==> flow/design.v (excerpt) <==
module RISC_V(clk, rst, mem_addr, mem_wdata, mem_we, mem_rdata);
    input clk, rst;
    input  [15:0] mem_rdata;  
    output [15:0] mem_addr;   
    output [15:0] mem_wdata;  
    output        mem_we;     
    wire [2:0] func3, ALUControl;
    wire[2:0] immSrc;
    wire zero, less_greater, PCSrc, memWrite, 
         regWrite, ALUSrc, PCWrite, adrSrc, IRWrite, funct7;
    wire [1:0] resultSrc, ALUSrcA, ALUSrcB, Branch_funct;
    wire [2:0] op; 
    RISC_V_Controller CU(
        .clk(clk), .rst(rst), .op(op), 
        .func3(func3), .immSrc(immSrc), .zero(zero), 
        .less_greater(less_greater), .PCWrite(PCWrite),
        .adrSrc(adrSrc), .memWrite(memWrite), 
        .IRWrite(IRWrite), .resultSrc(resultSrc), 
        .ALUControl(ALUControl), .ALUSrcA(ALUSrcA),
        .ALUSrcB(ALUSrcB), .regWrite(regWrite),
        .Branch_funct(Branch_funct)
    );
    RISC_V_Datapath DP(
        .clk(clk), .rst(rst), .less_greater(less_greater),
        .PCWrite(PCWrite), .adrSrc(adrSrc),
        .memWrite(memWrite), .IRWrite(IRWrite), 
        .resultSrc(resultSrc), .immSrc(immSrc), 
        .ALUControl(ALUControl), .op(op),
        .ALUSrcA(ALUSrcA), .func3(func3),
        .ALUSrcB(ALUSrcB), .zero(zero),
        .regWrite(regWrite), .Branch_funct(Branch_funct), .funct7(funct7),
        .mem_addr(mem_addr), .mem_wdata(mem_wdata), .mem_we(mem_we), .mem_rdata(mem_rdata)
    );
endmodule
Size: about 1,800 cells after synthesis, roughly 250 flip-flops, ~51 I/O pins, about 0.014 mm2 of cells after synthesis.
==> flow/config.mk <==
export PLATFORM = sky130hd
export DESIGN_NAME = RISC_V
export DESIGN_NICKNAME = RISC_V
export VERILOG_FILES = /design/flow/design.v
export SDC_FILE = /design/flow/constraint.sdc
export NUM_CORES = 4
export LEC_CHECK = 0
export ABC_AREA = 1
export CAP_MARGIN = 20
export CORE_MARGIN = 2
export CORE_UTILIZATION = 71
export CTS_CLUSTER_DIAMETER = 99
export CTS_CLUSTER_SIZE = 31
export PLACE_DENSITY_LB_ADDON = 0.11
export SLEW_MARGIN = 20
==> flow/constraint.sdc <==
create_clock -name core_clock -period 5.05 [get_ports {clk}]
set_input_delay 1.0100 -clock core_clock [delete_from_list [all_inputs] [get_ports {clk}]]
set_output_delay 1.0100 -clock core_clock [all_outputs]
set_load 0.01 [all_outputs]
run.sh (not shown) runs the stock make flow with config.mk's settings and CLKGATE_MAP_FILE=.
The baseline failed in global routing.
Edit:
==> flow/config.mk (replaced) <==
export PLATFORM = sky130hd
export DESIGN_NAME = RISC_V
export DESIGN_NICKNAME = RISC_V
export VERILOG_FILES = /design/flow/design.v
export SDC_FILE = /design/flow/constraint.sdc
export NUM_CORES = 4
export LEC_CHECK = 0
export CAP_MARGIN = 20
export CORE_MARGIN = 2
export CORE_UTILIZATION = 56
export SLEW_MARGIN = 20
==> flow/constraint.sdc (replaced) <==
create_clock -name core_clock -period 4.36 [get_ports {clk}]
set_input_delay 0.8720 -clock core_clock [delete_from_list [all_inputs] [get_ports {clk}]]
set_output_delay 0.8720 -clock core_clock [all_outputs]
set_load 0.01 [all_outputs]
Now the flow finished but fails on setup timing.
Die area came out higher by about 24%.
Synthesized area shrinks by about 1.8%.
Synthesized cell count came out lower by about 40%.
Edit:
--- a/flow/config.mk
+++ b/flow/config.mk
@@ -9,3 +9,6 @@
 export CORE_MARGIN = 2
-export CORE_UTILIZATION = 56
+export CORE_UTILIZATION = 72
+export CTS_CLUSTER_SIZE = 37
+export HOLD_SLACK_MARGIN = -0.08
+export PLACE_DENSITY = 0.35
 export SLEW_MARGIN = 20
==> flow/constraint.sdc (replaced) <==
create_clock -name core_clock -period 3.73 [get_ports {clk}]
set_input_delay 0.7460 -clock core_clock [delete_from_list [all_inputs] [get_ports {clk}]]
set_output_delay 0.7460 -clock core_clock [all_outputs]
set_load 0.01 [all_outputs]
After rerunning:
- This time the run aborted during clock tree synthesis on DPL-0038
- die area drops by 22%
- synthesized area does not change
- synthesized cell count is unchanged
Edit:
--- a/flow/config.mk
+++ b/flow/config.mk
@@ -9,6 +9,3 @@
 export CORE_MARGIN = 2
-export CORE_UTILIZATION = 72
-export CTS_CLUSTER_SIZE = 37
-export HOLD_SLACK_MARGIN = -0.08
-export PLACE_DENSITY = 0.35
+export CORE_UTILIZATION = 38
 export SLEW_MARGIN = 20
==> flow/constraint.sdc (replaced) <==
create_clock -name core_clock -period 7.85 [get_ports {clk}]
set_input_delay 1.5700 -clock core_clock [delete_from_list [all_inputs] [get_ports {clk}]]
set_output_delay 1.5700 -clock core_clock [all_outputs]
set_load 0.01 [all_outputs]
=> With this change the flow produced a clean layout; synthesized area is unchanged; die area goes up by well over a third; synthesized cell count stays the same.
